==> inputs of run a <==
## ConvEngine
module ConvEngine (
    input         clk,
    input         rst,
    input  [31:0] DMAport,        
    input         acc_enable,     
    input         acc_clear,      
    output [31:0] result          
);
make LEC_CHECK=0 CAP_MARGIN=0 CORE_ASPECT_RATIO=0.91 CORE_MARGIN=2 CORE_UTILIZATION=72 CTS_CLUSTER_DIAMETER=57 CTS_CLUSTER_SIZE=76 PLACE_DENSITY_LB_ADDON=0.0 SETUP_SLACK_MARGIN=2.6 SLEW_MARGIN=20 finish   # period 8.98 ns
run.sh (not shown) runs the stock make flow with config.mk's settings and CLKGATE_MAP_FILE=.
==> run b: changes against run a <==
CAP_MARGIN = 20   (was 0)
CORE_ASPECT_RATIO = not set   (was 0.91)
CORE_UTILIZATION = 40   (was 72)
CTS_CLUSTER_DIAMETER = not set   (was 57)
CTS_CLUSTER_SIZE = not set   (was 76)
PLACE_DENSITY_LB_ADDON = not set   (was 0.0)
SETUP_SLACK_MARGIN = not set   (was 2.6)
==> flow/constraint.sdc (replaced) <==
create_clock -name core_clock -period 16.0 [get_ports {clk}]
set_input_delay 3.2000 -clock core_clock [delete_from_list [all_inputs] [get_ports {clk}]]
set_output_delay 3.2000 -clock core_clock [all_outputs]
set_load 0.01 [all_outputs]
==> summary of the runs <==
Synthesized cell count is the same in run b and run a. Of run b and run a, run b has the higher die area (gap 78%, measured against run a). Against run a, the sequential share of layout area of run b is higher by 0.31 points. Of run b and run a, run a has the higher critical path depth (gap 2). In area after synthesis, run a and run b do not differ. Against run b, the final cell count of run a is lower by 8.0%. In run a the global-route usage is higher than in run b, by 19 points. Of run a and run b, run a has the higher cell area (gap 4.8%, measured against run b). Run b passed the timing, DRC and antenna checks. Run a finished clean. In count of clock-buffer cells in the layout, run a and run b do not differ. Wire length: run a is higher than run b (11%). In run a the first-iteration DRC count is larger than in run b, by about 70%.

========
==> job 1874: inputs <==
Starting RTL as in the previous note.
Settings: LEC_CHECK=0, CAP_MARGIN=15, CORE_MARGIN=2, CORE_UTILIZATION=40, GPL_TIMING_DRIVEN=0, SETUP_SLACK_MARGIN=0.65, SLEW_MARGIN=20, TNS_END_PERCENT=15; clock period 10.0 ns.
==> inputs of job 8471, as changes to job 1874 <==
Settings changed: CAP_MARGIN 15 to 20, CORE_UTILIZATION 40 to 72, CTS_CLUSTER_SIZE set to 38, GPL_TIMING_DRIVEN 0 to unset, MAX_ROUTING_LAYER set to met4, SETUP_SLACK_MARGIN 0.65 to unset, TNS_END_PERCENT 15 to unset.
==> flow/constraint.sdc (replaced) <==
create_clock -name core_clock -period 6.42 [get_ports {clk}]
set_input_delay 1.2840 -clock core_clock [delete_from_list [all_inputs] [get_ports {clk}]]
set_output_delay 1.2840 -clock core_clock [all_outputs]
set_load 0.01 [all_outputs]
==> inputs of job 4171, as changes to job 1874 <==
Settings changed: ABC_AREA set to 1, CAP_MARGIN 15 to 25, CORE_ASPECT_RATIO set to 0.5, CORE_UTILIZATION 40 to 58, CTS_CLUSTER_DIAMETER set to 367, CTS_CLUSTER_SIZE set to 100, GPL_TIMING_DRIVEN 0 to unset, PLACE_DENSITY set to 0.81, SETUP_SLACK_MARGIN 0.65 to unset, TNS_END_PERCENT 15 to 25.
==> inputs of job 4667, as changes to job 1874 <==
Settings changed: CAP_MARGIN 15 to 35, CELL_PAD_IN_SITES_DETAIL_PLACEMENT set to 2, CELL_PAD_IN_SITES_GLOBAL_PLACEMENT set to 3, CORE_MARGIN 2 to 5, CORE_UTILIZATION 40 to 72, CTS_CLUSTER_DIAMETER set to 204, GPL_TIMING_DRIVEN 0 to 1, PLACE_DENSITY_LB_ADDON set to 0.26, SETUP_SLACK_MARGIN 0.65 to 2.63, TNS_END_PERCENT 15 to 75.
==> results.toml <==
# physical design summary
[run_status]
status = "did not finish"
haltStage = "global placement without I/O (3_1_place_gp_skip_io)"
error = "[ERROR FLW-0024] Place density exceeds 1.0 (current PLACE_DENSITY_LB_ADDON =  0.26). Please check if the value of  PLACE_DENSITY_LB_ADDON is between 0 and 0.99."

[yosys]
syn-cell-area_um2 = 35700
synth_top_area_share = 0.509
ys_seq_frac = 0.123
synth-xor-area-share = 0.00858
topCellsByArea = "fa_1, dfrtp_1, inv_1, ha_1, and2_1"

[floorplanning]
coreArea_um2 = 49100
chipArea_um2 = 54200
die_x_um = 233
The numbers above come from job 4667.

==> results.toml <==
# yosys + openroad results
[yosys]
synth-xor-area-share = 0.00858
syn-cell-area_um2 = 35700
topCellsByArea = "fa_1, dfrtp_1, inv_1, ha_1, and2_1"
synth_top_area_share = 0.509
ys_seq_frac = 0.123

[run_status]
checkFailReasons = "negative setup slack"
status = "finished with violations"

[floorplanning]
coreArea_um2 = 49000
die_x_um = 227
chipArea_um2 = 51400

[final_timing]
setup_violations = 28
fin_ws_ns = -2.25

[drt]
drtAntennaViolNets = 0

[critical_path]
critPathMaxStageDelay_ns = 0.64
The numbers above come from job 8471.

==> results.toml <==
# yosys + openroad results
[run_status]
status = "finished clean"

[floorplanning]
coreArea_um2 = 88500
chipArea_um2 = 91800

[yosys]
topCellsByArea = "fa_1, dfrtp_1, inv_1, ha_1, and2_1"
synth-xor-area-share = 0.00858
synth_top_area_share = 0.509
ys_seq_frac = 0.123
syn-cell-area_um2 = 35700
The numbers above come from job 1874.

==> results.toml <==
# yosys + openroad results
[run_status]
status = "finished clean"

[drt]
dr_wl_met2_um = 44800

[yosys]
ys_cells = 4143
synth_top_area_share = 0.496
synth_area_per_cell_um2 = 8.84
topCellsByArea = "fa_1, inv_1, dfrtp_1, nand2_1, ha_1"
synth-xor-area-share = 0.00167
syn-cell-area_um2 = 36600
ys_seq_frac = 0.120

[floorplanning]
die_x_um = 359
chipArea_um2 = 65300

[critical_path]
crit_type = "flop to flop"
r2r-start = "reg4.dataout[16]$_DFFE_PP0P_"

[global_routing]
antenna_found_initial = 2
The numbers above come from job 4171.


========
==> violet: inputs <==
Starting RTL as in the previous note.
export LEC_CHECK = 0
export ABC_AREA = 1
export CAP_MARGIN = 20
export CELL_PAD_IN_SITES_DETAIL_PLACEMENT = 0
export CORE_ASPECT_RATIO = 0.71
export CORE_MARGIN = 2
export CORE_UTILIZATION = 72
export CTS_CLUSTER_DIAMETER = 231
export CTS_CLUSTER_SIZE = 56
export GPL_ROUTABILITY_DRIVEN = 0
export GPL_TIMING_DRIVEN = 1
export MAX_ROUTING_LAYER = met4
export PLACE_DENSITY_LB_ADDON = 0.12
export SETUP_SLACK_MARGIN = 2.02
export SLEW_MARGIN = 40
create_clock -name core_clock -period 7.05 [get_ports {clk}]
==> cedar: changes against violet <==
ABC_AREA = unset   (was 1)
CELL_PAD_IN_SITES_DETAIL_PLACEMENT = unset   (was 0)
CORE_ASPECT_RATIO = unset   (was 0.71)
CORE_UTILIZATION = 24   (was 72)
CTS_CLUSTER_DIAMETER = unset   (was 231)
CTS_CLUSTER_SIZE = unset   (was 56)
GPL_ROUTABILITY_DRIVEN = unset   (was 0)
GPL_TIMING_DRIVEN = unset   (was 1)
MAX_ROUTING_LAYER = unset   (was met4)
PLACE_DENSITY_LB_ADDON = unset   (was 0.12)
SETUP_SLACK_MARGIN = unset   (was 2.02)
SLEW_MARGIN = 20   (was 40)
==> flow/constraint.sdc (replaced) <==
create_clock -name core_clock -period 10.9 [get_ports {clk}]
set_input_delay 2.1800 -clock core_clock [delete_from_list [all_inputs] [get_ports {clk}]]
set_output_delay 2.1800 -clock core_clock [all_outputs]
set_load 0.01 [all_outputs]
==> indigo: changes against violet <==
ABC_AREA = unset   (was 1)
CELL_PAD_IN_SITES_DETAIL_PLACEMENT = unset   (was 0)
CORE_ASPECT_RATIO = unset   (was 0.71)
CTS_CLUSTER_DIAMETER = unset   (was 231)
CTS_CLUSTER_SIZE = unset   (was 56)
GPL_ROUTABILITY_DRIVEN = unset   (was 0)
GPL_TIMING_DRIVEN = unset   (was 1)
PLACE_DENSITY_LB_ADDON = 0.06   (was 0.12)
SETUP_SLACK_MARGIN = 1.93   (was 2.02)
SLEW_MARGIN = 20   (was 40)
==> flow/constraint.sdc (replaced) <==
create_clock -name core_clock -period 10.0 [get_ports {clk}]
set_input_delay 2.0000 -clock core_clock [delete_from_list [all_inputs] [get_ports {clk}]]
set_output_delay 2.0000 -clock core_clock [all_outputs]
set_load 0.01 [all_outputs]
==> delta: changes against violet <==
ABC_AREA = unset   (was 1)
CELL_PAD_IN_SITES_DETAIL_PLACEMENT = unset   (was 0)
CORE_ASPECT_RATIO = unset   (was 0.71)
CORE_UTILIZATION = 40   (was 72)
CTS_CLUSTER_DIAMETER = unset   (was 231)
CTS_CLUSTER_SIZE = unset   (was 56)
GPL_ROUTABILITY_DRIVEN = unset   (was 0)
GPL_TIMING_DRIVEN = unset   (was 1)
MAX_ROUTING_LAYER = unset   (was met4)
PLACE_DENSITY_LB_ADDON = unset   (was 0.12)
SETUP_SLACK_MARGIN = unset   (was 2.02)
SLEW_MARGIN = 20   (was 40)
==> flow/constraint.sdc (replaced) <==
create_clock -name core_clock -period 10.0 [get_ports {clk}]
set_input_delay 2.0000 -clock core_clock [delete_from_list [all_inputs] [get_ports {clk}]]
set_output_delay 2.0000 -clock core_clock [all_outputs]
set_load 0.01 [all_outputs]
==> comparison <==
Between indigo and cedar, the lower register-to-register slack is in indigo (gap 0.24 ns). The highest design area belongs to violet, the lowest to delta. Clock skew, lowest first: indigo, violet, delta, cedar. indigo passed the timing, DRC and antenna checks. delta finished clean. cedar completed with no timing, DRC or antenna violations. violet finished but fails on setup timing. Die area, lowest first: indigo, violet, delta, cedar. Synthesized cell count: violet is higher than indigo (about 23%).

========
==> inputs of run B <==
==> flow/design.v <==
module MUX(input [31:0] DMAport, output reg [24:0] out0, out1, out2, out3, out4, out5);
	always @ (*) begin
		out0 = 25'b0;
		out1 = 25'b0;
		out2 = 25'b0;
		out3 = 25'b0;
		out4 = 25'b0;
		out5 = 25'b0;
		case(DMAport[2:0])
			3'b000: out0 = DMAport[31:7];
			3'b001: out1 = DMAport[31:7];
			3'b010: out2 = DMAport[31:7];
			3'b011: out3 = DMAport[31:7];
			3'b100: out4 = DMAport[31:7];
			3'b101: out5 = DMAport[31:7];
			default:;
		endcase
	end
endmodule
module Register(input clk, input rst, input enable, input [23:0] datain, output reg [23:0] dataout);
	always @ (posedge clk or posedge rst) begin
		if (rst)
			dataout <= 24'b0;
		else if(enable)
			dataout <= datain;
	end
endmodule
module Wallace_BaughWooley (
    input  signed [7:0] a,
    input  signed [7:0] b,
    output signed [15:0] prod
);
    assign prod = a * b;
endmodule
module ConvEngine (
    input         clk,
    input         rst,
    input  [31:0] DMAport,        
    input         acc_enable,     
    input         acc_clear,      
    output [31:0] result          
);
    wire [24:0] mux_out0, mux_out1, mux_out2, mux_out3, mux_out4, mux_out5;
    MUX demux (
        .DMAport(DMAport),
        .out0(mux_out0),
        .out1(mux_out1),
        .out2(mux_out2),
        .out3(mux_out3),
        .out4(mux_out4),
        .out5(mux_out5)
    );
    wire [23:0] reg_data [5:0];
    Register reg0 (
        .clk(clk),
        .rst(rst),
        .enable(mux_out0[0]),
        .datain(mux_out0[24:1]),
        .dataout(reg_data[0])
    );
    Register reg1 (
        .clk(clk),
        .rst(rst),
        .enable(mux_out1[0]),
        .datain(mux_out1[24:1]),
        .dataout(reg_data[1])
    );
    Register reg2 (
        .clk(clk),
        .rst(rst),
        .enable(mux_out2[0]),
        .datain(mux_out2[24:1]),
        .dataout(reg_data[2])
    );
    Register reg3 (
        .clk(clk),
        .rst(rst),
        .enable(mux_out3[0]),
        .datain(mux_out3[24:1]),
        .dataout(reg_data[3])
    );
    Register reg4 (
        .clk(clk),
        .rst(rst),
        .enable(mux_out4[0]),
        .datain(mux_out4[24:1]),
        .dataout(reg_data[4])
    );
    Register reg5 (
        .clk(clk),
        .rst(rst),
        .enable(mux_out5[0]),
        .datain(mux_out5[24:1]),
        .dataout(reg_data[5])
    );
    wire signed [7:0] pixel [8:0];
    wire signed [7:0] kernel [8:0];
    assign pixel[0] = reg_data[0][23:16];
    assign pixel[1] = reg_data[0][15:8];
    assign pixel[2] = reg_data[0][7:0];
    assign pixel[3] = reg_data[1][23:16];
    assign pixel[4] = reg_data[1][15:8];
    assign pixel[5] = reg_data[1][7:0];
    assign pixel[6] = reg_data[2][23:16];
    assign pixel[7] = reg_data[2][15:8];
    assign pixel[8] = reg_data[2][7:0];
    assign kernel[0] = reg_data[3][23:16];
    assign kernel[1] = reg_data[3][15:8];
    assign kernel[2] = reg_data[3][7:0];
    assign kernel[3] = reg_data[4][23:16];
    assign kernel[4] = reg_data[4][15:8];
    assign kernel[5] = reg_data[4][7:0];
    assign kernel[6] = reg_data[5][23:16];
    assign kernel[7] = reg_data[5][15:8];
    assign kernel[8] = reg_data[5][7:0];
    wire signed [15:0] prod [8:0];
    Wallace_BaughWooley mult0 (.a(pixel[0]), .b(kernel[0]), .prod(prod[0]));
    Wallace_BaughWooley mult1 (.a(pixel[1]), .b(kernel[1]), .prod(prod[1]));
    Wallace_BaughWooley mult2 (.a(pixel[2]), .b(kernel[2]), .prod(prod[2]));
    Wallace_BaughWooley mult3 (.a(pixel[3]), .b(kernel[3]), .prod(prod[3]));
    Wallace_BaughWooley mult4 (.a(pixel[4]), .b(kernel[4]), .prod(prod[4]));
    Wallace_BaughWooley mult5 (.a(pixel[5]), .b(kernel[5]), .prod(prod[5]));
    Wallace_BaughWooley mult6 (.a(pixel[6]), .b(kernel[6]), .prod(prod[6]));
    Wallace_BaughWooley mult7 (.a(pixel[7]), .b(kernel[7]), .prod(prod[7]));
    Wallace_BaughWooley mult8 (.a(pixel[8]), .b(kernel[8]), .prod(prod[8]));
    wire signed [31:0] prod_ext [8:0];
    assign prod_ext[0] = {{16{prod[0][15]}}, prod[0]};
    assign prod_ext[1] = {{16{prod[1][15]}}, prod[1]};
    assign prod_ext[2] = {{16{prod[2][15]}}, prod[2]};
    assign prod_ext[3] = {{16{prod[3][15]}}, prod[3]};
    assign prod_ext[4] = {{16{prod[4][15]}}, prod[4]};
    assign prod_ext[5] = {{16{prod[5][15]}}, prod[5]};
    assign prod_ext[6] = {{16{prod[6][15]}}, prod[6]};
    assign prod_ext[7] = {{16{prod[7][15]}}, prod[7]};
    assign prod_ext[8] = {{16{prod[8][15]}}, prod[8]};
    wire signed [31:0] sum_products;
    assign sum_products = prod_ext[0] + prod_ext[1] + prod_ext[2] +
                          prod_ext[3] + prod_ext[4] + prod_ext[5] +
                          prod_ext[6] + prod_ext[7] + prod_ext[8];
    reg signed [31:0] accumulator;
    always @(posedge clk or posedge rst) begin
        if (rst) begin
            accumulator <= 32'b0;
        end else if (acc_clear) begin
            accumulator <= 32'b0;
        end else if (acc_enable) begin
            accumulator <= accumulator + sum_products;
        end
    end
    assign result = accumulator;
endmodule
==> flow/run.sh <==
#!/bin/bash
# the make line also repeats each setting of config.mk as NAME=value (left out here)
make -C /OpenROAD-flow-scripts/flow DESIGN_CONFIG=/design/flow/config.mk WORK_HOME=/design/flow/orfs CLKGATE_MAP_FILE= finish
==> flow/config.mk <==
export PLATFORM = sky130hd
export DESIGN_NAME = ConvEngine
export DESIGN_NICKNAME = ConvEngine
export VERILOG_FILES = /design/flow/design.v
export SDC_FILE = /design/flow/constraint.sdc
export NUM_CORES = 4
export LEC_CHECK = 0
export CAP_MARGIN = 20
export CORE_MARGIN = 2
export CORE_UTILIZATION = 72
export CTS_CLUSTER_DIAMETER = 131
export PLACE_DENSITY_LB_ADDON = 0.0
export SETUP_SLACK_MARGIN = 1.2
export SLEW_MARGIN = 20
==> flow/constraint.sdc <==
create_clock -name core_clock -period 8.98 [get_ports {clk}]
set_input_delay 1.7960 -clock core_clock [delete_from_list [all_inputs] [get_ports {clk}]]
set_output_delay 1.7960 -clock core_clock [all_outputs]
set_load 0.01 [all_outputs]
==> run Z: changes against run B <==
CORE_UTILIZATION = 66   (was 72)
CTS_CLUSTER_DIAMETER = 358   (was 131)
CTS_CLUSTER_SIZE = 36   (was default)
MAX_ROUTING_LAYER = met4   (was default)
PLACE_DENSITY_LB_ADDON = default   (was 0.0)
SETUP_SLACK_MARGIN = default   (was 1.2)
==> flow/constraint.sdc (replaced) <==
create_clock -name core_clock -period 6.44 [get_ports {clk}]
set_input_delay 1.2880 -clock core_clock [delete_from_list [all_inputs] [get_ports {clk}]]
set_output_delay 1.2880 -clock core_clock [all_outputs]
set_load 0.01 [all_outputs]
==> run F: changes against run B <==
ABC_AREA = 1   (was default)
CTS_CLUSTER_DIAMETER = 365   (was 131)
CTS_CLUSTER_SIZE = 10   (was default)
PLACE_DENSITY_LB_ADDON = default   (was 0.0)
SETUP_SLACK_MARGIN = default   (was 1.2)
TNS_END_PERCENT = 10   (was default)
==> flow/constraint.sdc (replaced) <==
create_clock -name core_clock -period 5.51 [get_ports {clk}]
set_input_delay 1.1020 -clock core_clock [delete_from_list [all_inputs] [get_ports {clk}]]
set_output_delay 1.1020 -clock core_clock [all_outputs]
set_load 0.01 [all_outputs]
==> run X: changes against run B <==
ABC_AREA = 1   (was default)
CORE_UTILIZATION = 60   (was 72)
CTS_CLUSTER_DIAMETER = 371   (was 131)
CTS_CLUSTER_SIZE = 100   (was default)
PLACE_DENSITY_LB_ADDON = default   (was 0.0)
SETUP_SLACK_MARGIN = default   (was 1.2)
==> flow/constraint.sdc (replaced) <==
create_clock -name core_clock -period 4.71 [get_ports {clk}]
set_input_delay 0.9420 -clock core_clock [delete_from_list [all_inputs] [get_ports {clk}]]
set_output_delay 0.9420 -clock core_clock [all_outputs]
set_load 0.01 [all_outputs]
==> run summary <==
# setup viols final = 28
Clock buffer cells = 19
Outcome = complete, but fails checks
Slew HR = 40.7%
Core Area = 53700 um2
Final WS setup = -2.13 ns
Synthesized area = 35700 um2
SO Faults = setup timing
Vias per inst = 5.40
# Taps = 696
Mux frac, synth = 5.04%
Crit path to = accumulator[31]
That was run Z.
==> run summary <==
Mux frac, synth = 0%
Final WS setup = -2.40 ns
SO Faults = setup timing
Slew HR = 36.0%
Vias per inst = 5.31
Clock buffer cells = 20
Core Area = 50200 um2
Outcome = complete, but fails checks
Synthesized area = 36600 um2
# setup viols final = 29
That was run F.
==> run summary <==
Buf/Inv on CP = 9
Outcome = complete, but fails checks
Warnings from Yosys = 3
Ys cells = 4143
Crit path to = accumulator[22]
N_diodes = 2
Clock buffer cells = 17
Mux frac, synth = 0%
Fin crit share = 167%
Final WS setup = -3.16 ns
SO Faults = setup timing
# setup viols final = 30
# Taps = 782
Final Critical Period = 7.87 ns
Slew HR = 34.6%
Core Area = 60400 um2
Synth unique cells = 40
That was run X.
==> run summary <==
Worst EP arrival = 9.10 ns
# setup viols final = 0
Mux frac, synth = 5.04%
Core Area = 49000 um2
Total negative slack = 0 ns
Slew HR = 37.7%
Vias per inst = 5.58
# Taps = 664
Clock buffer cells = 17
Final WS setup = 0.320 ns
Outcome = finished clean
Beginning of the worst hold path = accumulator[3]
Crit path to = accumulator[31]
Synthesized area = 35700 um2
Sequential cell area = 4510 um2
Met2 GRT Util = 61.8%
That was run B.
